**design/flow/run.sh**
```bash
#!/bin/bash
# the make line also repeats each setting of config.mk as NAME=value (left out here)
make -C /OpenROAD-flow-scripts/flow DESIGN_CONFIG=/design/flow/config.mk WORK_HOME=/design/flow/orfs CLKGATE_MAP_FILE= finish
```
**design/flow/config.mk**
```make
export PLATFORM = sky130hd
export DESIGN_NAME = top
export DESIGN_NICKNAME = top
export VERILOG_FILES = /design/flow/design.v
export SDC_FILE = /design/flow/constraint.sdc
export NUM_CORES = 4
export LEC_CHECK = 0
export CAP_MARGIN = 20
export CORE_MARGIN = 2
export CORE_UTILIZATION = 40
export GPL_ROUTABILITY_DRIVEN = 0
export HOLD_SLACK_MARGIN = 0.23
export MIN_ROUTING_LAYER = met2
export SLEW_MARGIN = 20
```
**design/flow/constraint.sdc**
```tcl
create_clock -name core_clock -period 5.0 [get_ports {clk}]
set_input_delay 1.0000 -clock core_clock [delete_from_list [all_inputs] [get_ports {clk}]]
set_output_delay 1.0000 -clock core_clock [all_outputs]
set_load 0.01 [all_outputs]
```
**design/flow/design.v**
```verilog
module PE
#(parameter DATA_WIDTH=8)
(
    clk,
    rst_n,
    en_din,
    en_win,
    data_in,
    weights_in,
    data_out,
    ready
);
input clk,rst_n;
input en_din,en_win;
input [DATA_WIDTH-1:0] data_in,weights_in;
output [2*DATA_WIDTH-1:0] data_out;   
output ready;  
wire en;
assign en = en_din & en_win;
reg [4:0] cnt;
always@(posedge clk or negedge rst_n)
begin
    if(!rst_n)
        cnt <= 'd0;
    else if(en)
    begin
        if(cnt == 27)  
            cnt <= 'd0;
        else 
            cnt <= cnt + 1'b1;
    end
    else
        cnt <= 'd0;
end
reg [2*DATA_WIDTH-1:0] sum;
always@(posedge clk or negedge rst_n)
begin
    if(!rst_n)
        sum <= 'd0;
    else if(en)
        begin
            if(cnt == 27)  
                sum <= 'd0; 
            else
                sum <= data_in * weights_in + sum;
        end
end
reg ready;
reg [2*DATA_WIDTH-1:0] data_out;
always@(posedge clk or negedge rst_n)
begin
    if(!rst_n)
    begin
        ready <= 1'b0;
        data_out <= 'd0;
    end
    else if(cnt == 27)
    begin
        ready <= 1'b1;
        data_out <= sum;
    end
    else
        ready <= 1'b0;        
end
endmodule
module input_bus
#(parameter BUS_WIDTH=8)  
(
    clk,
    rst_n,
    data,
    en,              
    data_l0,
    data_l1,
    data_l2,
    en_l0,
    en_l1,
    en_l2
);
input clk,rst_n; 
input en;                            
input [BUS_WIDTH-1:0] data;          
output en_l0,en_l1,en_l2;                            
output [BUS_WIDTH-1:0] data_l0,data_l1,data_l2;      
reg en_l0,en_l1,en_l2;
reg [BUS_WIDTH-1:0] data_l0,data_l1,data_l2;
always@(posedge clk or negedge rst_n)
begin
    if(!rst_n)
    begin
        en_l0 <= 1'b0;
        en_l1 <= 1'b0;
        en_l2 <= 1'b0;
        data_l0 <= 'd0;
        data_l1 <= 'd0;
        data_l2 <= 'd0;
    end
    else
    begin
        en_l0 <= en;
        en_l1 <= en_l0;
        en_l2 <= en_l1;
        data_l0 <= data;
        data_l1 <= data_l0;
        data_l2 <= data_l1;
    end
end
endmodule
module obuffer
#(
parameter DATA_WIDTH=8,  
parameter MEM_DATA_WIDTH=9,    
parameter MEM_ADDR_WIDTH=4    
)  
(
    clk,
    rst_n,
    p0_ready,
    p1_ready,
    p2_ready,
    p0_din,
    p1_din,
    p2_din,
    empty,
    full,
    rd_en,
    data_rdout,
    errout
);
input clk,rst_n;
input p0_ready,p1_ready,p2_ready;
input [2*DATA_WIDTH-1:0] p0_din,p1_din,p2_din;
input rd_en;
output empty,full;
output [2*DATA_WIDTH-1:0] data_rdout;
output errout;  
reg [2*DATA_WIDTH-1:0] mem[MEM_DATA_WIDTH-1:0];
reg [MEM_ADDR_WIDTH:0] wr_ptr, rd_ptr;
wire [MEM_ADDR_WIDTH-1:0] wr_addr,rd_addr;
assign wr_addr[MEM_ADDR_WIDTH-1:0] = wr_ptr[MEM_ADDR_WIDTH-1:0];
assign rd_addr[MEM_ADDR_WIDTH-1:0] = rd_ptr[MEM_ADDR_WIDTH-1:0];
always@(posedge clk or negedge rst_n)
begin
    if(!rst_n)
        wr_ptr <= 'd0;
    else if(!full & (p0_ready | p1_ready | p2_ready))
    begin
        if(wr_ptr[MEM_ADDR_WIDTH-1:0] == MEM_DATA_WIDTH-1)
            wr_ptr <= {~wr_ptr[MEM_ADDR_WIDTH],4'b0000};
        else 
            wr_ptr <= wr_ptr + 1'b1;
    end
end
always@(posedge clk or negedge rst_n)
begin
    if(!rst_n)
        rd_ptr <= 'd0;
    else if(!empty & rd_en)
    begin
        if(rd_ptr[MEM_ADDR_WIDTH-1:0] == MEM_DATA_WIDTH-1)
            rd_ptr <= {~rd_ptr[MEM_ADDR_WIDTH],4'b0000};
        else 
            rd_ptr <= rd_ptr + 1'b1;
    end
end
reg errout;
always@(posedge clk or negedge rst_n)
begin
    if(!rst_n)
        errout <= 1'b0;
    else if(!full & (p0_ready | p1_ready | p2_ready))
    begin
        case({p0_ready,p1_ready,p2_ready})
        3'b000:
            mem[wr_addr] <= mem[wr_addr];
        3'b100:
            mem[wr_addr] <= p0_din;
        3'b010:
            mem[wr_addr] <= p1_din;
        3'b001:
            mem[wr_addr] <= p2_din;
        default:
            errout <= 1'b1;
        endcase
    end
end
reg [2*DATA_WIDTH-1:0] data_rdout;
always@(posedge clk or negedge rst_n)
begin
    if(!rst_n)
        data_rdout <= 'd0;
    else if(!empty & rd_en)
        data_rdout <= mem[rd_addr];
end
assign full = (wr_ptr=={~rd_ptr[MEM_ADDR_WIDTH],rd_ptr[MEM_ADDR_WIDTH-1:0]});
assign empty = (wr_ptr==rd_ptr);
endmodule
module top(
    clk,
    rst_n,
    ifm0,
    ifm1,
    ifm2,
    ifm0_en,
    ifm1_en,
    ifm2_en,
    w0,
    w1,
    w2,
    w0_en,
    w1_en,
    w2_en,
    obf0_rd_en,
    obf1_rd_en,
    obf2_rd_en,
    obf0_empty,
    obf1_empty,
    obf2_empty,
    obf0_full,
    obf1_full,
    obf2_full,
    obf0_err,
    obf1_err,
    obf2_err,
    obf0_out,
    obf1_out,
    obf2_out
);
parameter DATA_WIDTH=8;
input clk,rst_n;
input ifm0_en,ifm1_en,ifm2_en;
input w0_en,w1_en,w2_en;
input [DATA_WIDTH-1:0] ifm0,ifm1,ifm2;
input [DATA_WIDTH-1:0] w0,w1,w2;
input obf0_rd_en,obf1_rd_en,obf2_rd_en;
output obf0_empty,obf1_empty,obf2_empty;
output obf0_full,obf1_full,obf2_full;
output obf0_err,obf1_err,obf2_err;
output [2*DATA_WIDTH-1:0] obf0_out,obf1_out,obf2_out;
wire [DATA_WIDTH-1:0] ifm0_l0,ifm0_l1,ifm0_l2;
wire ifm0_en0,ifm0_en1,ifm0_en2;
input_bus ifm_bus0(
    .clk(clk),
    .rst_n(rst_n),
    .data(ifm0),
    .en(ifm0_en),             
    .data_l0(ifm0_l0),
    .data_l1(ifm0_l1),
    .data_l2(ifm0_l2),
    .en_l0(ifm0_en0),
    .en_l1(ifm0_en1),
    .en_l2(ifm0_en2)
);
wire [DATA_WIDTH-1:0] ifm1_l0,ifm1_l1,ifm1_l2;
wire ifm1_en0,ifm1_en1,ifm1_en2;
input_bus ifm_bus1(
    .clk(clk),
    .rst_n(rst_n),
    .data(ifm1),
    .en(ifm1_en),             
    .data_l0(ifm1_l0),
    .data_l1(ifm1_l1),
    .data_l2(ifm1_l2),
    .en_l0(ifm1_en0),
    .en_l1(ifm1_en1),
    .en_l2(ifm1_en2)
);
wire [DATA_WIDTH-1:0] ifm2_l0,ifm2_l1,ifm2_l2;
wire ifm2_en0,ifm2_en1,ifm2_en2;
input_bus ifm_bus2(
    .clk(clk),
    .rst_n(rst_n),
    .data(ifm2),
    .en(ifm2_en),             
    .data_l0(ifm2_l0),
    .data_l1(ifm2_l1),
    .data_l2(ifm2_l2),
    .en_l0(ifm2_en0),
    .en_l1(ifm2_en1),
    .en_l2(ifm2_en2)
);
wire [DATA_WIDTH-1:0] w0_l0,w0_l1,w0_l2;
wire w0_en0,w0_en1,w0_en2;
input_bus w_bus0(
    .clk(clk),
    .rst_n(rst_n),
    .data(w0),
    .en(w0_en),             
    .data_l0(w0_l0),
    .data_l1(w0_l1),
    .data_l2(w0_l2),
    .en_l0(w0_en0),
    .en_l1(w0_en1),
    .en_l2(w0_en2)
);
wire [DATA_WIDTH-1:0] w1_l0,w1_l1,w1_l2;
wire w1_en0,w1_en1,w1_en2;
input_bus w_bus1(
    .clk(clk),
    .rst_n(rst_n),
    .data(w1),
    .en(w1_en),             
    .data_l0(w1_l0),
    .data_l1(w1_l1),
    .data_l2(w1_l2),
    .en_l0(w1_en0),
    .en_l1(w1_en1),
    .en_l2(w1_en2)
);
wire [DATA_WIDTH-1:0] w2_l0,w2_l1,w2_l2;
wire w2_en0,w2_en1,w2_en2;
input_bus w_bus2(
    .clk(clk),
    .rst_n(rst_n),
    .data(w2),
    .en(w2_en),             
    .data_l0(w2_l0),
    .data_l1(w2_l1),
    .data_l2(w2_l2),
    .en_l0(w2_en0),
    .en_l1(w2_en1),
    .en_l2(w2_en2)
);
wire [2*DATA_WIDTH-1:0] pe00_out,pe01_out,pe02_out,pe10_out,pe11_out,pe12_out,pe20_out,pe21_out,pe22_out;
wire pe00_rdy,pe01_rdy,pe02_rdy,pe10_rdy,pe11_rdy,pe12_rdy,pe20_rdy,pe21_rdy,pe22_rdy;
PE pe00(
    .clk(clk),
    .rst_n(rst_n),
    .en_din(ifm0_en0),
    .en_win(w0_en0),
    .data_in(ifm0_l0),
    .weights_in(w0_l0),
    .data_out(pe00_out),
    .ready(pe00_rdy)
);
PE pe01(
    .clk(clk),
    .rst_n(rst_n),
    .en_din(ifm0_en1),
    .en_win(w1_en0),
    .data_in(ifm0_l1),
    .weights_in(w1_l0),
    .data_out(pe01_out),
    .ready(pe01_rdy)
);
PE pe02(
    .clk(clk),
    .rst_n(rst_n),
    .en_din(ifm0_en2),
    .en_win(w2_en0),
    .data_in(ifm0_l2),
    .weights_in(w2_l0),
    .data_out(pe02_out),
    .ready(pe02_rdy)
);
PE pe10(
    .clk(clk),
    .rst_n(rst_n),
    .en_din(ifm1_en0),
    .en_win(w0_en1),
    .data_in(ifm1_l0),
    .weights_in(w0_l1),
    .data_out(pe10_out),
    .ready(pe10_rdy)
);
PE pe11(
    .clk(clk),
    .rst_n(rst_n),
    .en_din(ifm1_en1),
    .en_win(w1_en1),
    .data_in(ifm1_l1),
    .weights_in(w1_l1),
    .data_out(pe11_out),
    .ready(pe11_rdy)
);
PE pe12(
    .clk(clk),
    .rst_n(rst_n),
    .en_din(ifm1_en2),
    .en_win(w2_en1),
    .data_in(ifm1_l2),
    .weights_in(w2_l1),
    .data_out(pe12_out),
    .ready(pe12_rdy)
);
PE pe20(
    .clk(clk),
    .rst_n(rst_n),
    .en_din(ifm2_en0),
    .en_win(w0_en2),
    .data_in(ifm2_l0),
    .weights_in(w0_l2),
    .data_out(pe20_out),
    .ready(pe20_rdy)
);
PE pe21(
    .clk(clk),
    .rst_n(rst_n),
    .en_din(ifm2_en1),
    .en_win(w1_en2),
    .data_in(ifm2_l1),
    .weights_in(w1_l2),
    .data_out(pe21_out),
    .ready(pe21_rdy)
);
PE pe22(
    .clk(clk),
    .rst_n(rst_n),
    .en_din(ifm2_en2),
    .en_win(w2_en2),
    .data_in(ifm2_l2),
    .weights_in(w2_l2),
    .data_out(pe22_out),
    .ready(pe22_rdy)
);
obuffer obf0(
    .clk(clk),
    .rst_n(rst_n),
    .p0_ready(pe00_rdy),
    .p1_ready(pe10_rdy),
    .p2_ready(pe20_rdy),
    .p0_din(pe00_out),
    .p1_din(pe10_out),
    .p2_din(pe20_out),
    .empty(obf0_empty),
    .full(obf0_full),
    .rd_en(obf0_rd_en),
    .data_rdout(obf0_out),
    .errout(obf0_err)
);
obuffer obf1(
    .clk(clk),
    .rst_n(rst_n),
    .p0_ready(pe01_rdy),
    .p1_ready(pe11_rdy),
    .p2_ready(pe21_rdy),
    .p0_din(pe01_out),
    .p1_din(pe11_out),
    .p2_din(pe21_out),
    .empty(obf1_empty),
    .full(obf1_full),
    .rd_en(obf1_rd_en),
    .data_rdout(obf1_out),
    .errout(obf1_err)
);
obuffer obf2(
    .clk(clk),
    .rst_n(rst_n),
    .p0_ready(pe02_rdy),
    .p1_ready(pe12_rdy),
    .p2_ready(pe22_rdy),
    .p0_din(pe02_out),
    .p1_din(pe12_out),
    .p2_din(pe22_out),
    .empty(obf2_empty),
    .full(obf2_full),
    .rd_en(obf2_rd_en),
    .data_rdout(obf2_out),
    .errout(obf2_err)
);
endmodule
```
==> qor.csv, run 1 <==
stage;metric;value;unit
setup_path;cp-start-kind;register;
synth;ys.flops;1017;
setup_path;path_max_fanout;9;
hold_path;min_delay_worst_endpoint;w_bus0.en_l2;
synth;async_reset_ff_share;57.5;%
pwr;max-vdd-ir-drop;0.000396;V
pwr;pg_comb;17200;uW
pwr;power_clock;8790;uW
clock_network;htreeDepth;3;
pwr;p_seq;10000;uW
clock_network;clk_pin_slew;0.07;ns
pwr;p_switching;14500;uW
setup_path;reg2reg_depth;14;
floorplanning;rows;146;
setup_path;slowest_delay;0.74;ns
placement;post-dp-hpwl;123000;um
timing;relSlewSlack;24.7;%
grt;grt_usage;33.0;%
synth;edf_count;432;
synth;yosysSeqAreaShare;43.6;%
timing;period_used_share;96.7;%
pwr;total_power;36000;uW
synth;synth.avg_cell_area;10.4;sq um
setup_path;cp_common_cell;fa_1;
floorplanning;die_x;402;um
grt;grt_pass1_vias;70600;
floorplanning;dieArea;161000;sq um
setup_path;worstSetupEndpointType;register;
floorplanning;fp-utilization;40.1;%
setup_path;worstSetupPathDepth;14;
synth;xor_share;1.59;%
setup_path;cp.required;5.64;ns
synth;ys_sh_mux;0.818;%
synth;yosys_area;63300;sq um
pwr;p_seq_share;27.8;%
job;cap_viol_max_count;0;
detailed_routing;avgViaCountPerCell;7.45;
placement;dp_cells;8117;
grt;grt_max_degree;147;
timing;totalNegativeSetupSlack;0;ns
status;outcome;no timing/DRC/antenna violations;
hold_path;hold_class;reg2reg;
synth;ff_type;dfrtp_1;
pwr;leakagePower;0.0309;uW
floorplanning;die_h;402;um
synth;ys_cells;6070;
synth;ys_top_logic_family;adder cells;
synth;ys_sh_simple;12.4;%
setup_path;worstSetupPathType;reg2reg;
setup_path;crit_family;adder cells;
placement;port_buffers;115;
timing;fin_ws;0.164;ns
pwr;power-top-group;combinational logic;
clock_network;cts_tree;built;
synth;yosysWarnings;4;
timing;slew_viol_final;0;
synth;top_cells_by_area;dfrtp_1 23%, edfxtp_1 20%, fa_1 14%, ha_1 6.9%, inv_1 5.5%;
timing;tightest_slew;1.13;ns
detailed_routing;ant_nets;0;
clock_network;root_buffer;clkbuf_16;
clock_network;insertion_delay;0.78;ns
detailed_routing;vias;62200;
hold_path;hold_path_depth;0;
synth;ys_sh_adder;21.1;%
setup_path;r2r_slack;0.16;ns
synth;syn_nets;6927;
synth;yosys.cell_types.count;80;
timing;fin_skew;0.0766;ns
synth;synthesis.area;63300;sq um
detailed_routing;drcViolationCount;0;
clock_network;cts_buffers;113;
final_layout;syn_to_final_growth;12.1;%
floorplanning;core-area;158000;sq um
setup_path;path_buffers;2;
detailed_routing;routedWlPerCell;21.6;um
job;warnings;53;
final_layout;final_nets;7021;
pwr;clkPwrFrac;24.4;%
timing;hold_viol;0;
grt;antenna_found_initial;0;
setup_path;critPathArrivalTime;5.48;ns
timing;setup_viol;0;
placement;pre_cts_ws;0.233;ns
clock_network;clockBufferDepth;3;
synth;ys_sh_aoi;13.4;%
setup_path;crit_path_end;pe20.sum[14];
grt;grt_pass1_wl;280000;um
final_layout;stdcell_count;8347;
grt;grt-ovfl-total;0;
synth;synth_top_area_share;23.1;%
timing;fin_crit;4.84;ns
setup_path;cp-startpoint;ifm_bus2.data_l0[2];
timing;fmax;207;MHz
timing;rsz0062_at_grt;no;
synth;top_cell;inv_1;
detailed_routing;dr.pass1.iters;17;
setup_path;path_cells;and2_1 > fa_1 > fa_1 > fa_1 > inv_1 > fa_1 > inv_1 > ha_1 > a21o_1 > a21o_1 > a21o_1 > a221o_1 > a211o_1 > o211ai_1;
floorplanning;ios;116;
clock_network;clock-sinks;1017;
hold_path;hp-start;w_bus0.en_l1;
pwr;p_int;21600;uW
setup_path;r2r_start;ifm_bus2.data_l0[2];
pwr;power_frac_comb;47.8;%
pwr;power.density;507;nW/um^2
detailed_routing;drt-total-wl;180000;um
synth;yosysTopAreaCell;dfrtp_1;
pwr;switching_share;40.1;%
synth;common_cells;921 x inv_1, 912 x nand2_1, 585 x dfrtp_1;
setup_path;cpMaxStageDelayCell;dfrtp_1;
detailed_routing;drt-initial-drc-count;12400;
setup_path;reg2reg_to;pe20.sum[14];
synth;syn-instance-count;6070;
[what timing repair did]
| action | 4_1_cts | 5_1_grt |
|---|---|---|
| hold buffers | 1 | 0 |
| gates resized | 0 | 4 |
| buffers inserted | 0 | 0 |
| endpoints found under the hold margin | 13 | 0 |
| endpoints found under the setup margin | 0 | 3 |
[per-stage QoR]
stage,utilization [%],cell area [sq um],hold WS (ns)
6_report,45.0,71000,0.404
5_1_grt,45.0,71000,0.424
4_1_cts,44.9,70900,0.403
3_5_place_dp,42.5,67000,0.390
3_3_place_gp,42.5,67000,0.391
2_1_floorplan,-,63300,0.352
[cell type report]
cell class | count | area, sq um
Antenna cell | 11 | 27.5
Clock buffer | 162 | 3340
Clock inverter | 53 | 551
Fill cell | 14900 | 86800
Inverter | 923 | 3460
Multi-Input combinational cell | 3867 | 31200
Sequential cell | 1017 | 27600
Tap cell | 2072 | 2590
Timing Repair Buffer | 242 | 2160
[routing by layer]
metal  up-vias  part of all wire, %  global-route usage [%]
li1      20700                    -                       -
met1     22300                    0                       -
met2     17100                   48                    38.2
met3      2038                   41                    44.5
met4        50                  9.7                    7.19
met5         -                 0.74                    12.7
==> run 2: changes to the inputs <==
- ABC_AREA: unset -> 0
- CELL_PAD_IN_SITES_DETAIL_PLACEMENT: unset -> 0
- CORE_UTILIZATION: 40 -> 64
- CTS_CLUSTER_SIZE: unset -> 46
- GPL_ROUTABILITY_DRIVEN: 0 -> unset
- HOLD_SLACK_MARGIN: 0.23 -> 0.07
- MIN_ROUTING_LAYER: met2 -> unset
- PLACE_DENSITY_LB_ADDON: unset -> 0.26
- SETUP_SLACK_MARGIN: unset -> 0.32
- TNS_END_PERCENT: unset -> 20
- clock period: 5.0 -> 1.68 ns (I/O delays scaled with it)
==> run 2 against run 1 <==
Compared with the run above:
- largest power group unchanged
- hold slack got worse by 0.33 ns
- register-to-register slack got worse by 2.9 ns
- now fails the layout checks on negative setup slack
- combinational power increased to 5.1 times the previous value
- clock skew decreased by 0.055 ns
- final area increased by 16%
- fmax increased by 8.4%
- routed wire length increased by 11%
- power increased to 4.0 times the previous value
==> qor.csv, run 2 <==
stage;metric;value;unit;change
synth;common_cells;921 x inv_1, 912 x nand2_1, 585 x dfrtp_1;;unchanged
pwr;clkPwrFrac;17.9;%;was 24.4%
pwr;power_frac_comb;61.6;%;was 47.8%
clock_network;clock-sinks;1017;;unchanged
synth;edf_count;432;;unchanged
timing;setup_viol;1452;;was 0
setup_path;path_buffers;5;;was 2
timing;slew_viol_final;0;;unchanged
hold_path;min_delay_worst_endpoint;ifm_bus0.data_l0[6];;was w_bus0.en_l2
pwr;p_switching;57100;uW;was 14500 uW
floorplanning;fp-utilization;64.4;%;was 40.1%
setup_path;cpMaxStageDelayCell;fa_1;;was dfrtp_1
status;check.faults;negative setup slack;;
job;warnings;51;;was 53
pwr;switching_share;39.9;%;was 40.1%
pwr;p_seq;29400;uW;was 10000 uW
setup_path;cp-startpoint;w_bus1.data_l1[7];;was ifm_bus2.data_l0[2]
timing;fin_crit;4.46;ns;was 4.84 ns
pwr;p_int;86000;uW;was 21600 uW
synth;yosysSeqAreaShare;43.6;%;unchanged
timing;fin_skew;0.0217;ns;was 0.0766 ns
floorplanning;dieArea;101000;sq um;was 161000 sq um
pwr;power.density;1730;nW/um^2;was 507 nW/um^2
timing;fin_ws;-2.78;ns;was 0.164 ns
clock_network;cts_buffers;108;;was 113
pwr;pg_comb;88100;uW;was 17200 uW
setup_path;slowest_delay;0.61;ns;was 0.74 ns
status;outcome;failed layout checks;;was no timing/DRC/antenna violations
clock_network;root_buffer;clkbuf_16;;unchanged
setup_path;cp-start-kind;register;;unchanged
detailed_routing;drcViolationCount;0;;unchanged
grt;grt-ovfl-total;0;;unchanged
timing;tightest_slew;0.943;ns;was 1.13 ns
timing;hold_viol;0;;unchanged
synth;ys.flops;1017;;unchanged
synth;top_cells_by_area;dfrtp_1 23%, edfxtp_1 20%, fa_1 14%, ha_1 6.9%, inv_1 5.5%;;unchanged
synth;yosysWarnings;4;;unchanged
final_layout;final_nets;8218;;was 7021
setup_path;cp_common_cell;fa_1;;unchanged
detailed_routing;vias;54300;;was 62200
synth;syn_nets;6927;;unchanged
synth;ys_cells;6070;;unchanged
synth;ys_sh_mux;0.818;%;unchanged
setup_path;path_max_fanout;6;;was 9
hold_path;hold_path_depth;1;;was 0
job;cap_viol_max_count;0;;unchanged
synth;yosysTopAreaCell;dfrtp_1;;unchanged
pwr;p_seq_share;20.5;%;was 27.8%
setup_path;crit_path_end;pe11.sum[10];;was pe20.sum[14]
floorplanning;die_h;319;um;was 402 um
setup_path;worstSetupPathDepth;16;;was 14
floorplanning;die_x;319;um;was 402 um
synth;synthesis.area;63300;sq um;unchanged
clock_network;insertion_delay;0.73;ns;was 0.78 ns
synth;ys_sh_adder;21.1;%;unchanged
setup_path;r2r_slack;-2.78;ns;was 0.16 ns
synth;yosys.cell_types.count;80;;unchanged
placement;dp_cells;8358;;was 8117
grt;grt_pass1_wl;306000;um;was 280000 um
synth;ys_top_logic_family;adder cells;;unchanged
timing;period_used_share;266;%;was 96.7%
grt;grt_usage;38.5;%;was 33.0%
detailed_routing;drt-total-wl;201000;um;was 180000 um
final_layout;stdcell_count;8744;;was 8347
floorplanning;ios;116;;unchanged
synth;async_reset_ff_share;57.5;%;unchanged
pwr;max-vdd-ir-drop;0.00185;V;was 0.000396 V
pwr;leakagePower;0.0372;uW;was 0.0309 uW
detailed_routing;avgViaCountPerCell;6.22;;was 7.45
clock_network;cts_tree;built;;unchanged
floorplanning;core-area;98300;sq um;was 158000 sq um
detailed_routing;routedWlPerCell;22.9;um;was 21.6 um
synth;ys_sh_aoi;13.4;%;unchanged
synth;syn-instance-count;6070;;unchanged
placement;place_area;75600;sq um;was 67000 sq um
detailed_routing;drt-initial-drc-count;7616;;was 12400
placement;post-dp-hpwl;135000;um;was 123000 um
setup_path;r2r_start;w_bus1.data_l1[7];;was ifm_bus2.data_l0[2]
synth;yosys_area;63300;sq um;unchanged
detailed_routing;dr.pass1.iters;10;;was 17
setup_path;cp.required;2.31;ns;was 5.64 ns
pwr;power-top-group;combinational logic;;unchanged
setup_path;path_cells;nand2_1 > fa_1 > fa_1 > inv_1 > fa_1 > inv_1 > fa_1 > inv_2 > ha_4 > and4b_1 > o21a_1 > buf_6 > buf_6 > a21oi_4 > xor2_2 > o31ai_2;;was and2_1 > fa_1 > fa_1 > fa_1 > inv_1 > fa_1 > inv_1 > ha_1 > a21o_1 > a21o_1 > a21o_1 > a221o_1 > a211o_1 > o211ai_1
placement;port_buffers;115;;unchanged
setup_path;crit_family;adder cells;;unchanged
synth;synth.avg_cell_area;10.4;sq um;unchanged
placement;gp_congestion;0.962;;
timing;totalNegativeSetupSlack;-1042.23;ns;was 0 ns
hold_path;hold_class;in2reg;;was reg2reg
setup_path;reg2reg_to;pe11.sum[10];;was pe20.sum[14]
setup_path;worstSetupPathType;reg2reg;;unchanged
hold_path;hp-start;ifm0[6];;was w_bus0.en_l1
setup_path;worstSetupEndpointType;register;;unchanged
timing;rsz0062_at_grt;yes;;was no
final_layout;stdcell_area;82700;sq um;was 71000 sq um
grt;grt_pass1_vias;57000;;was 70600
detailed_routing;ant_nets;0;;unchanged
pwr;power_clock;25600;uW;was 8790 uW
clock_network;clk_pin_slew;0.07;ns;about the same
synth;top_cell;inv_1;;unchanged
synth;ff_type;dfrtp_1;;unchanged
synth;synth_top_area_share;23.1;%;unchanged
setup_path;critPathArrivalTime;5.09;ns;was 5.48 ns
timing;fmax;224;MHz;was 207 MHz
synth;ys_sh_simple;12.4;%;unchanged
timing;relSlewSlack;37.1;%;was 24.7%
final_layout;syn_to_final_growth;30.6;%;was 12.1%
setup_path;reg2reg_depth;16;;was 14
clock_network;htreeDepth;3;;unchanged
floorplanning;rows;115;;was 146
clock_network;clockBufferDepth;3;;unchanged
grt;antenna_found_initial;2;;was 0
timing;hold_ws;0.0754;ns;was 0.404 ns
grt;grt_max_degree;162;;was 147
synth;xor_share;1.59;%;unchanged
## run 2: cell type report
class / instances / area, sq um
clock buffers: 131 / 2960
repair buffers: 1444 / 12300
fillers: 4874 / 15600
flip-flops and latches: 1017 / 27700
clock inverters: 74 / 838
multi-input cells: 3867 / 33700
diodes: 1 / 2.50
well taps: 1287 / 1610
inverters: 923 / 3460
## run 2: what timing repair did
action | CTS | global route
buffers inserted | 88 | 50
setup endpoints to repair | 1268 | 1846
endpoints found under the hold margin | 201 | 0
gates resized | 328 | 220
pin swaps | 151 | 146
hold buffers | 42 | 0
## run 2: metrics by stage
step                util (%)  setup WS, ns  power (uW)
detailed placement      76.9         -2.79      101000
global route            84.1         -2.84      152000
CTS                     82.9         -2.61      133000
finish                  84.1         -2.78      143000
floorplan                  -         -2.55       76800
global placement        76.9         -2.66       98400
## run 2: layer usage
layer / share of wire, % / routed length [um] / vias up / global-route usage (%)
met5: 0.013 / 26 / - / 0
met4: 7.4 / 14900 / 4 / 23.4
met3: 9.2 / 18400 / 1043 / 7.01
met2: 48 / 97000 / 3524 / 63.9
met1: 35 / 70200 / 26600 / 47.0
li1: - / - / 23200 / -
==> run 3: changes to the inputs <==
- CORE_UTILIZATION: 64 -> 60
- CTS_CLUSTER_SIZE: 46 -> 69
- SETUP_SLACK_MARGIN: 0.32 -> -0.13
- TNS_END_PERCENT: 20 -> 5
- clock period: 1.68 -> 1.65 ns (I/O delays scaled with it)
==> run 3 against run 2 <==
Compared with the run above:
- final area is 0.82% lower
- count of clock-buffer cells in the layout grew 12
- combinational power about the same
- critical path depth is 1 lower
- area after synthesis stayed put
- via count down 3.1%
- register-to-register slack lost 0.08 ns
- worst setup slack worse by 0.076 ns
- die area grew 6.6%
- global-route usage shrank 4.2 points
- the layout still fails its checks (negative setup slack)
==> qor.csv, run 3 <==
stage;metric;value;unit;change
status;outcome;failed layout checks;;unchanged
status;check.faults;negative setup slack;;unchanged
detailed_routing;wl_met2;93200;um;was 97000 um
setup_path;cp.required;2.24;ns;was 2.31 ns
grt;grt_max_degree;144;;was 162
pwr;p_seq;29900;uW;was 29400 uW
setup_path;reg2reg_depth;15;;was 16
placement;gp_congestion;0.934;;was 0.962
synth;synth.avg_cell_area;10.4;sq um;unchanged
synth;xor_share;1.59;%;unchanged
timing;fin_ws;-2.86;ns;was -2.78 ns
detailed_routing;avgViaCountPerCell;5.99;;was 6.22
hold_path;hold_path_depth;1;;unchanged
detailed_routing;routedWlPerCell;21.6;um;was 22.9 um
setup_path;path_buffers;3;;was 5
synth;yosysTopAreaCell;dfrtp_1;;unchanged
final_layout;syn_to_final_growth;29.5;%;was 30.6%
detailed_routing;routed.top_layer;met5;;unchanged
floorplanning;core-area;105000;sq um;was 98300 sq um
pwr;pg_comb;88200;uW;was 88100 uW
pwr;p_seq_share;20.9;%;was 20.5%
synth;ys_sh_mux;0.818;%;unchanged
synth;top_cells_by_area;dfrtp_1 23%, edfxtp_1 20%, fa_1 14%, ha_1 6.9%, inv_1 5.5%;;unchanged
final_layout;stdcell_count;8790;;was 8744
timing;hold_ws;0.0943;ns;was 0.0754 ns
floorplanning;dieArea;108000;sq um;was 101000 sq um
floorplanning;rows;119;;was 115
grt;grt_usage;34.3;%;was 38.5%
synth;ys_sh_aoi;13.4;%;unchanged
setup_path;crit_family;adder cells;;unchanged
setup_path;r2r_slack;-2.86;ns;was -2.78 ns
detailed_routing;dr.pass1.iters;10;;unchanged
pwr;clkPwrFrac;17.6;%;was 17.9%
clock_network;root_buffer;clkbuf_16;;unchanged
detailed_routing;wl_met1;69500;um;was 70200 um
detailed_routing;met3_length;16500;um;was 18400 um
synth;edf_count;432;;unchanged
pwr;power_frac_comb;61.6;%;about the same
setup_path;cp-start-kind;register;;unchanged
setup_path;cp_common_cell;fa_1;;unchanged
floorplanning;fp-utilization;60.3;%;was 64.4%
placement;dp_cells;8444;;was 8358
timing;rsz0062_at_grt;yes;;unchanged
clock_network;cts_tree;built;;unchanged
pwr;p_int;87100;uW;was 86000 uW
timing;fin_crit;4.51;ns;was 4.46 ns
timing;relSlewSlack;42.5;%;was 37.1%
timing;fin_skew;0.0254;ns;was 0.0217 ns
setup_path;slowest_delay;0.60;ns;was 0.61 ns
detailed_routing;vias;52600;;was 54300
pwr;power.density;1750;nW/um^2;was 1730 nW/um^2
clock_network;clockBufferDepth;3;;unchanged
synth;ys_top_logic_family;adder cells;;unchanged
grt;grt-ovfl-total;0;;unchanged
pwr;switching_share;39.2;%;was 39.9%
setup_path;critPathArrivalTime;5.10;ns;was 5.09 ns
setup_path;reg2reg_to;pe00.sum[14];;was pe11.sum[10]
synth;ys_cells;6070;;unchanged
synth;synthesis.area;63300;sq um;unchanged
setup_path;cpMaxStageDelayCell;fa_1;;unchanged
clock_network;cts_buffers;106;;was 108
detailed_routing;drt-total-wl;190000;um;was 201000 um
job;cap_viol_max_count;0;;unchanged
floorplanning;ios;116;;unchanged
clock_network;clk_pin_slew;0.07;ns;about the same
setup_path;r2r_start;w_bus0.data_l0[3];;was w_bus1.data_l1[7]
setup_path;worstSetupEndpointType;register;;unchanged
synth;top_cell;inv_1;;unchanged
clock_network;insertion_delay;0.70;ns;was 0.73 ns
pwr;power-top-group;combinational logic;;unchanged
clock_network;clock-sinks;1017;;unchanged
floorplanning;die_x;329;um;was 319 um
synth;yosysSeqAreaShare;43.6;%;unchanged
setup_path;path_cells;nand2_1 > fa_1 > inv_2 > fa_1 > fa_1 > inv_2 > fa_1 > inv_2 > ha_4 > a21o_1 > a21o_1 > a21o_1 > a221o_1 > a21oi_1 > o211ai_1;;was nand2_1 > fa_1 > fa_1 > inv_1 > fa_1 > inv_1 > fa_1 > inv_2 > ha_4 > and4b_1 > o21a_1 > buf_6 > buf_6 > a21oi_4 > xor2_2 > o31ai_2
synth;yosysWarnings;4;;unchanged
detailed_routing;drt-initial-drc-count;6054;;was 7616
detailed_routing;drcViolationCount;0;;unchanged
setup_path;worstSetupPathType;reg2reg;;unchanged
setup_path;cp-startpoint;w_bus0.data_l0[3];;was w_bus1.data_l1[7]
detailed_routing;ant_nets;0;;unchanged
hold_path;min_delay_worst_endpoint;ifm_bus2.data_l0[0];;was ifm_bus0.data_l0[6]
timing;setup_viol;1180;;was 1452
grt;antenna_found_initial;6;;was 2
floorplanning;die_h;329;um;was 319 um
grt;grt_pass1_wl;290000;um;was 306000 um
setup_path;worstSetupPathDepth;15;;was 16
timing;tightest_slew;0.862;ns;was 0.943 ns
timing;fmax;222;MHz;was 224 MHz
job;warnings;50;;was 51
pwr;power_clock;25100;uW;was 25600 uW
timing;hold_viol;0;;unchanged
synth;async_reset_ff_share;57.5;%;unchanged
final_layout;n_fill_cell;6087;;was 4874
synth;ys.flops;1017;;unchanged
hold_path;hold_class;in2reg;;unchanged
final_layout;final_nets;8165;;was 8218
placement;post-dp-hpwl;132000;um;was 135000 um
setup_path;crit_path_end;pe00.sum[14];;was pe11.sum[10]
pwr;p_switching;56100;uW;was 57100 uW
synth;ys_sh_simple;12.4;%;unchanged
hold_path;hp-start;ifm2[0];;was ifm0[6]
pwr;leakagePower;0.0368;uW;was 0.0372 uW
pwr;max-vdd-ir-drop;0.00153;V;was 0.00185 V
detailed_routing;n_antenna_cell;0;;was 1
synth;syn-instance-count;6070;;unchanged
synth;yosys_area;63300;sq um;unchanged
synth;ff_type;dfrtp_1;;unchanged
timing;slew_viol_final;0;;unchanged
synth;synth_top_area_share;23.1;%;unchanged
timing;period_used_share;273;%;was 266%
placement;port_buffers;115;;unchanged
synth;yosys.cell_types.count;80;;unchanged
clock_network;htreeDepth;3;;unchanged
grt;grt_pass1_vias;54100;;was 57000
setup_path;path_max_fanout;4;;was 6
synth;syn_nets;6927;;unchanged
synth;ys_sh_adder;21.1;%;unchanged
synth;common_cells;921 x inv_1, 912 x nand2_1, 585 x dfrtp_1;;unchanged
[run 3: area by class of cell]
class                      count  area [sq um]  area share, %
sequential                  1017         27700           33.8
multi-input combinational   3867         33600           40.9
clock buffer                 143          3060           3.73
clock inverter                56           602          0.734
timing repair buffer        1393         11900           14.5
inverter                     923          3460           4.22
tap                         1391          1740           2.12
[run 3: through the flow]
step	utilization, %	power (uW)	setup TNS (ns)	instance area [sq um]	setup slack, ns
detailed placement	71.5	101000	-947.96	75000	-2.79
CTS	77.0	134000	-991.48	80800	-2.63
finish	78.1	143000	-1022.23	82000	-2.86
floorplan	-	76100	-878.14	64300	-2.58
global route	78.1	153000	-1155.93	82000	-2.95
global placement	71.5	98600	-912.91	75000	-2.68
[run 3: layer usage]
metal	vias to the layer above	GRT usage, %
met5	-	0
met4	8	16.5
met3	725	5.29
met2	2889	58.1
met1	25900	43.2
li1	23100	-
[run 3: what timing repair did]
| action | 4_1_cts | 5_1_grt |
|---|---|---|
| gates resized | 373 | 226 |
| buffers inserted | 77 | 46 |
| endpoints found under the setup margin | 1126 | 1177 |
| pin swaps | 200 | 148 |
| hold endpoints to repair | 248 | 0 |
| hold buffers | 32 | 0 |
| gates cloned | 0 | 1 |
==> run 4: changes to the inputs <==
- ABC_AREA: 0 -> unset
- CELL_PAD_IN_SITES_DETAIL_PLACEMENT: 0 -> unset
- CORE_UTILIZATION: 60 -> 39
- CTS_CLUSTER_DIAMETER: unset -> 400
- CTS_CLUSTER_SIZE: 69 -> unset
- HOLD_SLACK_MARGIN: 0.07 -> unset
- PLACE_DENSITY_LB_ADDON: 0.26 -> 0.16
- SETUP_SLACK_MARGIN: -0.13 -> unset
- TNS_END_PERCENT: 5 -> 15
- clock period: 1.65 -> 5.51 ns (I/O delays scaled with it)
==> run 4 against run 3 <==
Compared with the run above:
- now clean on timing, DRC and antenna
- final cell count is 4.4% lower
- count of clock-buffer cells in the layout is 2 lower
- hold slack better by 0.13 ns
- largest cell class unchanged
- largest power group unchanged
- highest routed layer unchanged
==> qor.csv, run 4 <==
stage;metric;value;unit;change
detailed_routing;dr.pass1.iters;7;;was 10
pwr;switching_share;39.3;%;was 39.2%
detailed_routing;routedWlPerCell;21.3;um;was 21.6 um
synth;yosys.cell_types.count;80;;unchanged
pwr;clkPwrFrac;24.2;%;was 17.6%
floorplanning;rows;147;;was 119
grt;grt_pass1_wl;278000;um;was 290000 um
detailed_routing;n_antenna_cell;0;;unchanged
pwr;p_seq_share;28.2;%;was 20.9%
job;warnings;51;;was 50
setup_path;cp-startpoint;ifm_bus0.data_l0[7];;was w_bus0.data_l0[3]
detailed_routing;drcViolationCount;0;;unchanged
pwr;power.density;454;nW/um^2;was 1750 nW/um^2
setup_path;cp_common_cell;fa_1;;unchanged
job;cap_viol_max_count;0;;unchanged
synth;yosysSeqAreaShare;43.6;%;unchanged
synth;top_cells_by_area;dfrtp_1 23%, edfxtp_1 20%, fa_1 14%, ha_1 6.9%, inv_1 5.5%;;unchanged
floorplanning;die_h;407;um;was 329 um
clock_network;root_buffer;clkbuf_16;;unchanged
synth;common_cells;921 x inv_1, 912 x nand2_1, 585 x dfrtp_1;;unchanged
floorplanning;die_x;407;um;was 329 um
setup_path;cp-start-kind;register;;unchanged
timing;tightest_slew;1.12;ns;was 0.862 ns
synth;ys_sh_simple;12.4;%;unchanged
pwr;p_seq;9070;uW;was 29900 uW
grt;grt_max_degree;154;;was 144
timing;totalNegativeSetupSlack;0;ns;was -1022.23 ns
synth;yosys_area;63300;sq um;unchanged
synth;top_cell;inv_1;;unchanged
synth;ys_sh_mux;0.818;%;unchanged
final_layout;combGateArea;31300;sq um;was 33600 sq um
floorplanning;fp-utilization;39.3;%;was 60.3%
timing;fmax;210;MHz;was 222 MHz
final_layout;n_fill_cell;15400;;was 6087
synth;ff_type;dfrtp_1;;unchanged
floorplanning;dieArea;166000;sq um;was 108000 sq um
setup_path;path_buffers;3;;unchanged
synth;ys_cells;6070;;unchanged
detailed_routing;ant_nets;0;;unchanged
setup_path;reg2reg_depth;15;;unchanged
grt;grt-ovfl-total;0;;unchanged
floorplanning;ios;116;;unchanged
final_layout;register_area;27600;sq um;was 27700 sq um
detailed_routing;avgViaCountPerCell;5.40;;was 5.99
setup_path;worstSetupPathDepth;15;;unchanged
synth;async_reset_ff_share;57.5;%;unchanged
setup_path;path_max_fanout;9;;was 4
timing;rsz0062_at_grt;no;;was yes
pwr;power-top-group;combinational logic;;unchanged
clock_network;insertion_delay;0.76;ns;was 0.70 ns
hold_path;hold_class;in2async;;was in2reg
pwr;p_int;19500;uW;was 87100 uW
clock_network;ctsResizeCount;0;;was 373
placement;gp_congestion;0.839;;was 0.934
timing;fin_skew;0.0745;ns;was 0.0254 ns
status;outcome;no timing/DRC/antenna violations;;was failed layout checks
synth;syn_nets;6927;;unchanged
synth;ys_top_logic_family;adder cells;;unchanged
pwr;leakagePower;0.0308;uW;was 0.0368 uW
final_layout;fin_util;44.0;%;was 78.1%
clock_network;htreeDepth;3;;unchanged
timing;slew_viol_final;0;;unchanged
setup_path;reg2reg_to;pe00.sum[14];;unchanged
synth;ys.flops;1017;;unchanged
clock_network;clockBufferDepth;3;;unchanged
clock_network;cts_buffers;114;;was 106
setup_path;slowest_delay;0.67;ns;was 0.60 ns
grt;grt_usage;21.9;%;was 34.3%
clock_network;postCtsSetupBuffers;0;;was 77
final_layout;syn_to_final_growth;11.9;%;was 29.5%
placement;post-dp-hpwl;126000;um;was 132000 um
placement;place_area;67000;sq um;was 75000 sq um
setup_path;r2r_slack;0.74;ns;was -2.86 ns
synth;ys_sh_adder;21.1;%;unchanged
detailed_routing;drt-total-wl;179000;um;was 190000 um
synth;edf_count;432;;unchanged
synth;syn-instance-count;6070;;unchanged
synth;yosysTopAreaCell;dfrtp_1;;unchanged
synth;yosysWarnings;4;;unchanged
floorplanning;core-area;161000;sq um;was 105000 sq um
setup_path;cp.required;6.19;ns;was 2.24 ns
setup_path;crit_family;adder cells;;unchanged
timing;relSlewSlack;25.3;%;was 42.5%
detailed_routing;vias;45400;;was 52600
clock_network;cts_tree;built;;unchanged
timing;hold_ws;0.221;ns;was 0.0943 ns
synth;synth_top_area_share;23.1;%;unchanged
pwr;power_frac_comb;47.6;%;was 61.6%
synth;ys_sh_aoi;13.4;%;unchanged
detailed_routing;drt-initial-drc-count;3953;;was 6054
final_layout;stdcell_area;70800;sq um;was 82000 sq um
clock_network;clock-sinks;1017;;unchanged
synth;xor_share;1.59;%;unchanged
pwr;p_switching;12600;uW;was 56100 uW
synth;synthesis.area;63300;sq um;unchanged
grt;antenna_found_initial;2;;was 6
setup_path;worstSetupPathType;reg2reg;;unchanged
setup_path;r2r_start;ifm_bus0.data_l0[7];;was w_bus0.data_l0[3]
placement;port_buffers;115;;unchanged
timing;period_used_share;86.6;%;was 273%
setup_path;path_cells;nand2_1 > fa_1 > inv_1 > fa_1 > fa_1 > inv_1 > fa_1 > inv_1 > ha_1 > a21o_1 > a21o_1 > a21o_1 > a221o_1 > a211o_1 > o211ai_1;;was nand2_1 > fa_1 > inv_2 > fa_1 > fa_1 > inv_2 > fa_1 > inv_2 > ha_4 > a21o_1 > a21o_1 > a21o_1 > a221o_1 > a21oi_1 > o211ai_1
clock_network;clk_pin_slew;0.06;ns;was 0.07 ns
setup_path;critPathArrivalTime;5.45;ns;was 5.10 ns
pwr;power_clock;7770;uW;was 25100 uW
pwr;max-vdd-ir-drop;0.000319;V;was 0.00153 V
setup_path;worstSetupEndpointType;register;;unchanged
pwr;total_power;32200;uW;was 143000 uW
clock_network;postCtsHoldBufs;0;;was 32
setup_path;crit_path_end;pe00.sum[14];;unchanged
setup_path;cpMaxStageDelayCell;dfrtp_1;;was fa_1
timing;setup_viol;0;;was 1180
synth;synth.avg_cell_area;10.4;sq um;unchanged
grt;grt_pass1_vias;45900;;was 54100
timing;fin_crit;4.77;ns;was 4.51 ns
final_layout;final_nets;7003;;was 8165
pwr;pg_comb;15300;uW;was 88200 uW
timing;hold_viol;0;;unchanged
==> run 4: cell type report <==
class / count / share of cell area, %
Clock buffer: 141 / 4.24
Clock inverter: 72 / 1.13
Inverter: 923 / 4.89
Multi-Input combinational cell: 3867 / 44.1
Sequential cell: 1017 / 39.0
Tap cell: 2160 / 3.82
Timing Repair Buffer: 223 / 2.83
==> run 4: stage by stage <==
step,std cells,worst slack [ns]
5_1_grt,8403,0.427
6_report,8403,0.737
3_5_place_dp,8190,0.665
2_1_floorplan,6070,1.13
4_1_cts,8403,0.679
3_3_place_gp,8190,0.686
==> run 4: metal layers <==
| metal | GRT usage, % | vias to the layer above | routed length (um) |
|---|---|---|---|
| li1 | - | 20700 | - |
| met1 | 30.5 | 23000 | 79000 |
| met2 | 35.6 | 1349 | 84900 |
| met3 | 3.01 | 280 | 9940 |
| met4 | 6.39 | 2 | 4960 |
| met5 | 0 | - | 13 |
==> run 5: changes to the inputs <==
- ABC_AREA: unset -> 0
- CELL_PAD_IN_SITES_DETAIL_PLACEMENT: unset -> 0
- CORE_UTILIZATION: 39 -> 72
- CTS_CLUSTER_DIAMETER: 400 -> unset
- CTS_CLUSTER_SIZE: unset -> 35
- HOLD_SLACK_MARGIN: unset -> 0.07
- PLACE_DENSITY: unset -> 0.79
- PLACE_DENSITY_LB_ADDON: 0.16 -> unset
- SETUP_SLACK_MARGIN: unset -> 0.66
- TNS_END_PERCENT: 15 -> 20
- clock period: 5.51 -> 2.66 ns (I/O delays scaled with it)
==> run 5 against run 4 <==
Compared with the run above:
- the run now fails in 5_1_grt
- area after synthesis did not move
- synthesized cell count unchanged
- die area fell by 45%
==> qor.csv, run 5 <==
stage;metric;value;unit;change
clock_network;cts_buffers;105;;was 114
placement;dp_cells;7881;;was 8190
synth;edf_count;432;;unchanged
status;stop_stage;5_1_grt;;
synth;ys_sh_aoi;13.4;%;unchanged
floorplanning;ios;116;;unchanged
synth;top_cells_by_area;dfrtp_1 23%, edfxtp_1 20%, fa_1 14%, ha_1 6.9%, inv_1 5.5%;;unchanged
synth;synth.avg_cell_area;10.4;sq um;unchanged
synth;top_cell;inv_1;;unchanged
clock_network;root_buffer;clkbuf_16;;unchanged
floorplanning;die_h;301;um;was 407 um
clock_network;clockBufferDepth;3;;unchanged
synth;ys_sh_simple;12.4;%;unchanged
placement;gp_congestion;0.937;;was 0.839
placement;post-dp-hpwl;130000;um;was 126000 um
synth;synthesis.area;63300;sq um;unchanged
synth;ys_sh_adder;21.1;%;unchanged
synth;ys_top_logic_family;adder cells;;unchanged
floorplanning;rows;108;;was 147
synth;syn-instance-count;6070;;unchanged
synth;synth_top_area_share;23.1;%;unchanged
synth;yosys.cell_types.count;80;;unchanged
floorplanning;die_x;301;um;was 407 um
floorplanning;dieArea;90300;sq um;was 166000 sq um
status;outcome;aborted with a tool error;;was no timing/DRC/antenna violations
clock_network;htreeDepth;3;;unchanged
floorplanning;core-area;87000;sq um;was 161000 sq um
floorplanning;fp-utilization;72.8;%;was 39.3%
synth;xor_share;1.59;%;unchanged
synth;common_cells;921 x inv_1, 912 x nand2_1, 585 x dfrtp_1;;unchanged
placement;place_area;72400;sq um;was 67000 sq um
synth;ys.flops;1017;;unchanged
synth;syn_nets;6927;;unchanged
synth;yosysTopAreaCell;dfrtp_1;;unchanged
clock_network;clock-sinks;1017;;unchanged
synth;yosysWarnings;4;;unchanged
synth;yosysSeqAreaShare;43.6;%;unchanged
synth;ff_type;dfrtp_1;;unchanged
synth;ys_sh_mux;0.818;%;unchanged
synth;async_reset_ff_share;57.5;%;unchanged
synth;ys_cells;6070;;unchanged
placement;port_buffers;115;;unchanged
synth;yosys_area;63300;sq um;unchanged
## run 5: stage by stage
step	total power (uW)	setup TNS, ns	setup slack, ns
2_1_floorplan	48500	-102.20	-1.57
3_3_place_gp	61900	-137.34	-1.65
3_5_place_dp	63700	-148.87	-1.74
4_1_cts	84900	-138.19	-1.63
## run 5: what timing repair did
item,4_1_cts
gates resized,584
hold buffers,1
endpoints found under the hold margin,36
gates cloned,10
setup buffers,151
pin swaps,301
setup endpoints to repair,1110
==> run 6: changes to the inputs <==
- CELL_PAD_IN_SITES_DETAIL_PLACEMENT: 0 -> unset
- CTS_CLUSTER_SIZE: 35 -> 58
- HOLD_SLACK_MARGIN: 0.07 -> unset
- PLACE_DENSITY: 0.79 -> unset
- PLACE_DENSITY_LB_ADDON: unset -> 0.01
- SETUP_SLACK_MARGIN: 0.66 -> 0.77
- TNS_END_PERCENT: 20 -> 85
==> run 6 against run 5 <==
Compared with the run above:
- now fails the layout checks on negative hold slack, negative setup slack
- die area is the same
- area after synthesis is the same
- synthesized cell count is the same
==> qor.csv, run 6 <==
stage;metric;value;unit;change
setup_path;worstSetupEndpointType;register;;
setup_path;cp-startpoint;w_bus0.data_l0[4];;
clock_network;clk_pin_slew;0.07;ns;
setup_path;reg2reg_to;pe00.sum[14];;
timing;period_used_share;179;%;
final_layout;fin_util;91.8;%;
job;warnings;57;;
clock_network;root_buffer;clkbuf_16;;unchanged
timing;fin_crit;4.77;ns;
timing;fin_skew;0.0335;ns;
synth;top_cell;inv_1;;unchanged
synth;ys_top_logic_family;adder cells;;unchanged
floorplanning;dieArea;90300;sq um;unchanged
detailed_routing;routed.top_layer;met5;;
floorplanning;core-area;87000;sq um;unchanged
timing;fmax;210;MHz;
setup_path;critPathArrivalTime;5.30;ns;
timing;relSlewSlack;19.3;%;
setup_path;crit_family;adder cells;;
setup_path;worstSetupPathType;reg2reg;;
detailed_routing;drcViolationCount;0;;
detailed_routing;wl_met1;71200;um;
synth;ys.flops;1017;;unchanged
setup_path;cp.required;3.20;ns;
final_layout;n_fill_cell;3081;;
setup_path;path_buffers;3;;
grt;grt_usage;44.2;%;
detailed_routing;avgViaCountPerCell;6.92;;
clock_network;cts_buffers;103;;was 105
synth;ys_cells;6070;;unchanged
synth;syn_nets;6927;;unchanged
setup_path;r2r_slack;-2.11;ns;
clock_network;cts_tree;built;;
final_layout;syn_to_final_growth;26.2;%;
pwr;power-top-group;combinational logic;;
detailed_routing;met3_length;28800;um;
pwr;power_frac_comb;64.6;%;
synth;ys_sh_mux;0.818;%;unchanged
setup_path;path_max_fanout;5;;
clock_network;insertion_delay;0.72;ns;
timing;setup_viol;387;;
floorplanning;fp-utilization;72.8;%;unchanged
detailed_routing;routedWlPerCell;27.5;um;
grt;antenna_found_initial;15;;
floorplanning;die_h;301;um;unchanged
pwr;power.density;1210;nW/um^2;
clock_network;clock-sinks;1017;;unchanged
pwr;pg_comb;62400;uW;
status;outcome;failed layout checks;;was aborted with a tool error
floorplanning;die_x;301;um;unchanged
synth;synthesis.area;63300;sq um;unchanged
pwr;p_seq_share;19.3;%;
grt;grt_pass1_vias;56700;;
synth;common_cells;921 x inv_1, 912 x nand2_1, 585 x dfrtp_1;;unchanged
setup_path;reg2reg_depth;15;;
final_layout;stdcell_area;79900;sq um;
grt;grt_max_degree;172;;
synth;top_cells_by_area;dfrtp_1 23%, edfxtp_1 20%, fa_1 14%, ha_1 6.9%, inv_1 5.5%;;unchanged
synth;async_reset_ff_share;57.5;%;unchanged
detailed_routing;dr.pass1.iters;17;;
setup_path;cpMaxStageDelayCell;fa_1;;
synth;yosysSeqAreaShare;43.6;%;unchanged
synth;yosysTopAreaCell;dfrtp_1;;unchanged
placement;gp_congestion;0.941;;was 0.937
timing;rsz0062_at_grt;yes;;
synth;ys_sh_adder;21.1;%;unchanged
pwr;p_switching;40300;uW;
setup_path;cp-start-kind;register;;
timing;hold_ws;-0.0540;ns;
synth;yosysWarnings;4;;unchanged
clock_network;htreeDepth;3;;unchanged
setup_path;crit_path_end;pe00.sum[14];;
hold_path;hold_class;in2async;;
synth;yosys.cell_types.count;80;;unchanged
placement;place_area;72200;sq um;was 72400 sq um
synth;synth_top_area_share;23.1;%;unchanged
status;check.faults;negative hold slack, negative setup slack;;
pwr;switching_share;41.7;%;
pwr;p_seq;18700;uW;
setup_path;slowest_delay;0.60;ns;
pwr;p_int;56300;uW;
pwr;max-vdd-ir-drop;0.00133;V;
synth;xor_share;1.59;%;unchanged
synth;ys_sh_simple;12.4;%;unchanged
floorplanning;rows;108;;unchanged
detailed_routing;drt-total-wl;227000;um;
synth;yosys_area;63300;sq um;unchanged
timing;slew_viol_final;0;;
setup_path;path_cells;nand2_2 > fa_1 > inv_1 > fa_1 > fa_1 > inv_1 > fa_1 > inv_1 > ha_4 > a21o_1 > a21o_1 > a21o_1 > a221o_1 > a21oi_1 > o211ai_1;;
placement;port_buffers;115;;unchanged
pwr;power_clock;15500;uW;
pwr;clkPwrFrac;16.1;%;
job;cap_viol_max_count;0;;
setup_path;cp_common_cell;fa_1;;
timing;totalNegativeSetupSlack;-193.80;ns;
pwr;leakagePower;0.0354;uW;
grt;grt-ovfl-total;0;;
final_layout;final_nets;7841;;
detailed_routing;vias;57000;;
setup_path;worstSetupPathDepth;15;;
synth;ff_type;dfrtp_1;;unchanged
synth;synth.avg_cell_area;10.4;sq um;unchanged
detailed_routing;drt-initial-drc-count;9694;;
detailed_routing;ant_nets;0;;
timing;hold_viol;8;;
clock_network;clockBufferDepth;3;;unchanged
placement;post-dp-hpwl;129000;um;was 130000 um
synth;edf_count;432;;unchanged
grt;grt_pass1_wl;308000;um;
detailed_routing;wl_met2;105000;um;
timing;tightest_slew;1.21;ns;
floorplanning;ios;116;;unchanged
setup_path;r2r_start;w_bus0.data_l0[4];;
synth;syn-instance-count;6070;;unchanged
synth;ys_sh_aoi;13.4;%;unchanged
timing;fin_ws;-2.11;ns;
-- run 6: routing by layer --
layer,vias to the layer above,GRT usage [%]
met2,5387,73.0
met1,27300,53.5
met3,1915,8.99
met4,22,28.2
li1,22400,-
met5,-,0
-- run 6: repair_timing --
| action | CTS | global route |
|---|---|---|
| hold endpoints to repair | 77 | 0 |
| endpoints found under the setup margin | 1119 | 1221 |
| pin swaps | 253 | 217 |
| resized | 440 | 316 |
| hold buffers | 1 | 0 |
| buffers inserted | 105 | 73 |
-- run 6: final cells by class --
type                       count  area (sq um)  share of cell area, %
sequential                  1017         27700                   34.7
clock inverter                49           542                  0.678
inverter                     923          3460                   4.34
multi-input combinational   3867         34400                   43.0
antenna                        3          7.51                0.00940
timing repair buffer        1072          9330                   11.7
tap                         1155          1450                   1.81
clock buffer                 145          2990                   3.74
-- run 6: stage by stage --
step           instances  total power, uW  worst slack [ns]
2_1_floorplan       6070            48500             -1.57
3_3_place_gp        7855            61800             -1.68
3_5_place_dp        7855            63800             -1.73
4_1_cts             8155            84500             -1.64
5_1_grt             8229           101000             -2.10
6_report            8231            96600             -2.11
==> run 7: changes to the inputs <==
- CELL_PAD_IN_SITES_DETAIL_PLACEMENT: unset -> 0
- CORE_UTILIZATION: 72 -> 60
- CTS_CLUSTER_SIZE: 58 -> 31
- HOLD_SLACK_MARGIN: unset -> 0.07
- PLACE_DENSITY_LB_ADDON: 0.01 -> 0.26
- SETUP_SLACK_MARGIN: 0.77 -> -0.02
- TNS_END_PERCENT: 85 -> 20
- clock period: 2.66 -> 1.65 ns (I/O delays scaled with it)
==> run 7 against run 6 <==
Compared with the run above:
- fails the layout checks on negative setup slack
- largest cell class unchanged
- die area up 20%
- core utilization shrank 12 points
- register-to-register slack got worse by 0.63 ns
- highest routed layer unchanged
- fmax increased by 8.6%
==> qor.csv, run 7 <==
stage;metric;value;unit;change
status;outcome;failed layout checks;;unchanged
status;check.faults;negative setup slack;;was negative hold slack, negative setup slack
clock_network;clk_pin_slew;0.06;ns;was 0.07 ns
timing;fin_crit;4.39;ns;was 4.77 ns
detailed_routing;drcViolationCount;0;;unchanged
floorplanning;dieArea;108000;sq um;was 90300 sq um
detailed_routing;vias;53600;;was 57000
synth;syn-instance-count;6070;;unchanged
clock_network;insertion_delay;0.74;ns;was 0.72 ns
setup_path;worstSetupPathDepth;15;;unchanged
setup_path;path_cells;buf_6 > and2_4 > fa_1 > fa_1 > fa_1 > inv_2 > fa_1 > inv_2 > ha_4 > a21o_1 > a21o_1 > a211oi_2 > nor2_1 > or4_4 > a32o_1;;was nand2_2 > fa_1 > inv_1 > fa_1 > fa_1 > inv_1 > fa_1 > inv_1 > ha_4 > a21o_1 > a21o_1 > a21o_1 > a221o_1 > a21oi_1 > o211ai_1
detailed_routing;drt-total-wl;197000;um;was 227000 um
setup_path;r2r_slack;-2.74;ns;was -2.11 ns
placement;port_buffers;115;;unchanged
clock_network;htreeDepth;3;;unchanged
detailed_routing;dr.pass1.iters;8;;was 17
timing;tightest_slew;0.776;ns;was 1.21 ns
timing;fmax;228;MHz;was 210 MHz
job;warnings;55;;was 57
detailed_routing;avgViaCountPerCell;6.05;;was 6.92
pwr;leakagePower;0.0374;uW;was 0.0354 uW
synth;ff_type;dfrtp_1;;unchanged
setup_path;crit_family;adder cells;;unchanged
timing;fin_skew;0.0539;ns;was 0.0335 ns
synth;ys_cells;6070;;unchanged
synth;ys_sh_aoi;13.4;%;unchanged
synth;ys_sh_mux;0.818;%;unchanged
setup_path;cp.required;2.23;ns;was 3.20 ns
setup_path;crit_path_end;pe10.sum[15];;was pe00.sum[14]
pwr;power_frac_comb;63.1;%;was 64.6%
timing;slew_viol_final;0;;unchanged
detailed_routing;routedWlPerCell;22.3;um;was 27.5 um
setup_path;worstSetupEndpointType;register;;unchanged
setup_path;r2r_start;w_bus0.data_l1[7];;was w_bus0.data_l0[4]
setup_path;path_max_fanout;3;;was 5
synth;yosysTopAreaCell;dfrtp_1;;unchanged
clock_network;cts_tree;built;;unchanged
clock_network;cts_buffers;109;;was 103
pwr;power.density;1800;nW/um^2;was 1210 nW/um^2
setup_path;reg2reg_to;pe10.sum[15];;was pe00.sum[14]
setup_path;cp_common_cell;fa_1;;unchanged
floorplanning;die_x;329;um;was 301 um
pwr;max-vdd-ir-drop;0.00220;V;was 0.00133 V
pwr;power-top-group;combinational logic;;unchanged
synth;ys_sh_simple;12.4;%;unchanged
placement;dp_cells;8457;;was 7855
synth;edf_count;432;;unchanged
timing;period_used_share;266;%;was 179%
synth;ys.flops;1017;;unchanged
final_layout;syn_to_final_growth;31.8;%;was 26.2%
synth;top_cells_by_area;dfrtp_1 23%, edfxtp_1 20%, fa_1 14%, ha_1 6.9%, inv_1 5.5%;;unchanged
floorplanning;fp-utilization;60.3;%;was 72.8%
grt;grt-ovfl-total;0;;unchanged
pwr;clkPwrFrac;17.0;%;was 16.1%
timing;setup_viol;1144;;was 387
pwr;p_seq_share;20.0;%;was 19.3%
synth;yosysSeqAreaShare;43.6;%;unchanged
placement;post-dp-hpwl;135000;um;was 129000 um
detailed_routing;ant_nets;0;;unchanged
synth;yosysWarnings;4;;unchanged
setup_path;cp-startpoint;w_bus0.data_l1[7];;was w_bus0.data_l0[4]
final_layout;stdcell_count;8855;;was 8231
pwr;pg_comb;94600;uW;was 62400 uW
setup_path;path_buffers;3;;unchanged
hold_path;min_delay_worst_endpoint;w_bus2.data_l0[0];;
timing;hold_viol;0;;was 8
synth;synth.avg_cell_area;10.4;sq um;unchanged
pwr;switching_share;39.7;%;was 41.7%
pwr;p_switching;59600;uW;was 40300 uW
hold_path;hold_class;in2reg;;was in2async
synth;top_cell;inv_1;;unchanged
grt;antenna_found_initial;4;;was 15
timing;fin_ws;-2.74;ns;was -2.11 ns
setup_path;worstSetupPathType;reg2reg;;unchanged
setup_path;cpMaxStageDelayCell;fa_1;;unchanged
placement;pre_cts_ws;-2.81;ns;was -1.73 ns
grt;grt_pass1_wl;301000;um;was 308000 um
grt;grt_usage;35.7;%;was 44.2%
synth;async_reset_ff_share;57.5;%;unchanged
timing;rsz0062_at_grt;yes;;unchanged
synth;common_cells;921 x inv_1, 912 x nand2_1, 585 x dfrtp_1;;unchanged
synth;xor_share;1.59;%;unchanged
pwr;p_int;90400;uW;was 56300 uW
floorplanning;rows;119;;was 108
synth;ys_top_logic_family;adder cells;;unchanged
grt;grt_max_degree;123;;was 172
grt;grt_pass1_vias;56000;;was 56700
floorplanning;ios;116;;unchanged
clock_network;clockBufferDepth;3;;unchanged
clock_network;clock-sinks;1017;;unchanged
synth;yosys.cell_types.count;80;;unchanged
job;cap_viol_max_count;0;;unchanged
pwr;power_clock;25500;uW;was 15500 uW
setup_path;cp-start-kind;register;;unchanged
setup_path;reg2reg_depth;15;;unchanged
pwr;p_seq;29900;uW;was 18700 uW
setup_path;critPathArrivalTime;4.97;ns;was 5.30 ns
detailed_routing;drt-initial-drc-count;6750;;was 9694
synth;yosys_area;63300;sq um;unchanged
synth;ys_sh_adder;21.1;%;unchanged
synth;synth_top_area_share;23.1;%;unchanged
synth;synthesis.area;63300;sq um;unchanged
final_layout;final_nets;8221;;was 7841
synth;syn_nets;6927;;unchanged
clock_network;root_buffer;clkbuf_16;;unchanged
floorplanning;core-area;105000;sq um;was 87000 sq um
hold_path;hold_path_depth;1;;
setup_path;slowest_delay;0.54;ns;was 0.60 ns
floorplanning;die_h;329;um;was 301 um
timing;relSlewSlack;48.1;%;was 19.3%
hold_path;hp-start;w2[0];;
placement;gp_congestion;0.942;;was 0.941
run 7: repair_timing:
item,CTS,global route
hold endpoints to repair,271,0
buffers inserted,110,55
endpoints found under the setup margin,1137,1150
gates resized,488,265
pin swaps,246,201
hold buffers,41,0
run 7: cell type report:
class | count | area [sq um]
Antenna cell | 4 | 10.0
Clock buffer | 142 | 2910
Clock inverter | 65 | 785
Fill cell | 5929 | 21500
Inverter | 923 | 3460
Multi-Input combinational cell | 3867 | 34400
Sequential cell | 1017 | 27700
Tap cell | 1391 | 1740
Timing Repair Buffer | 1446 | 12400
run 7: per-layer routing:
layer	global-route usage (%)	up-vias	wire, um
met5	0	-	25
met4	18.8	4	12600
met3	6.15	857	17500
met2	59.6	3142	95900
met1	44.7	26400	71100
li1	-	23200	-
run 7: metrics by stage:
step	setup TNS [ns]	total power [uW]	utilization, %	hold slack, ns	instance area, sq um
after global routing	-1104.85	160000	79.5	0.0867	83500
final	-973.88	150000	79.5	0.102	83500
after CTS	-932.33	138000	78.1	0.0704	82000
after global placement	-862.52	101000	72.0	0.326	75600
after floorplan	-798.35	78200	-	0.0344	64800
after detailed placement	-893.52	103000	72.0	0.329	75600
Power is estimated from default activity; no workload was simulated.
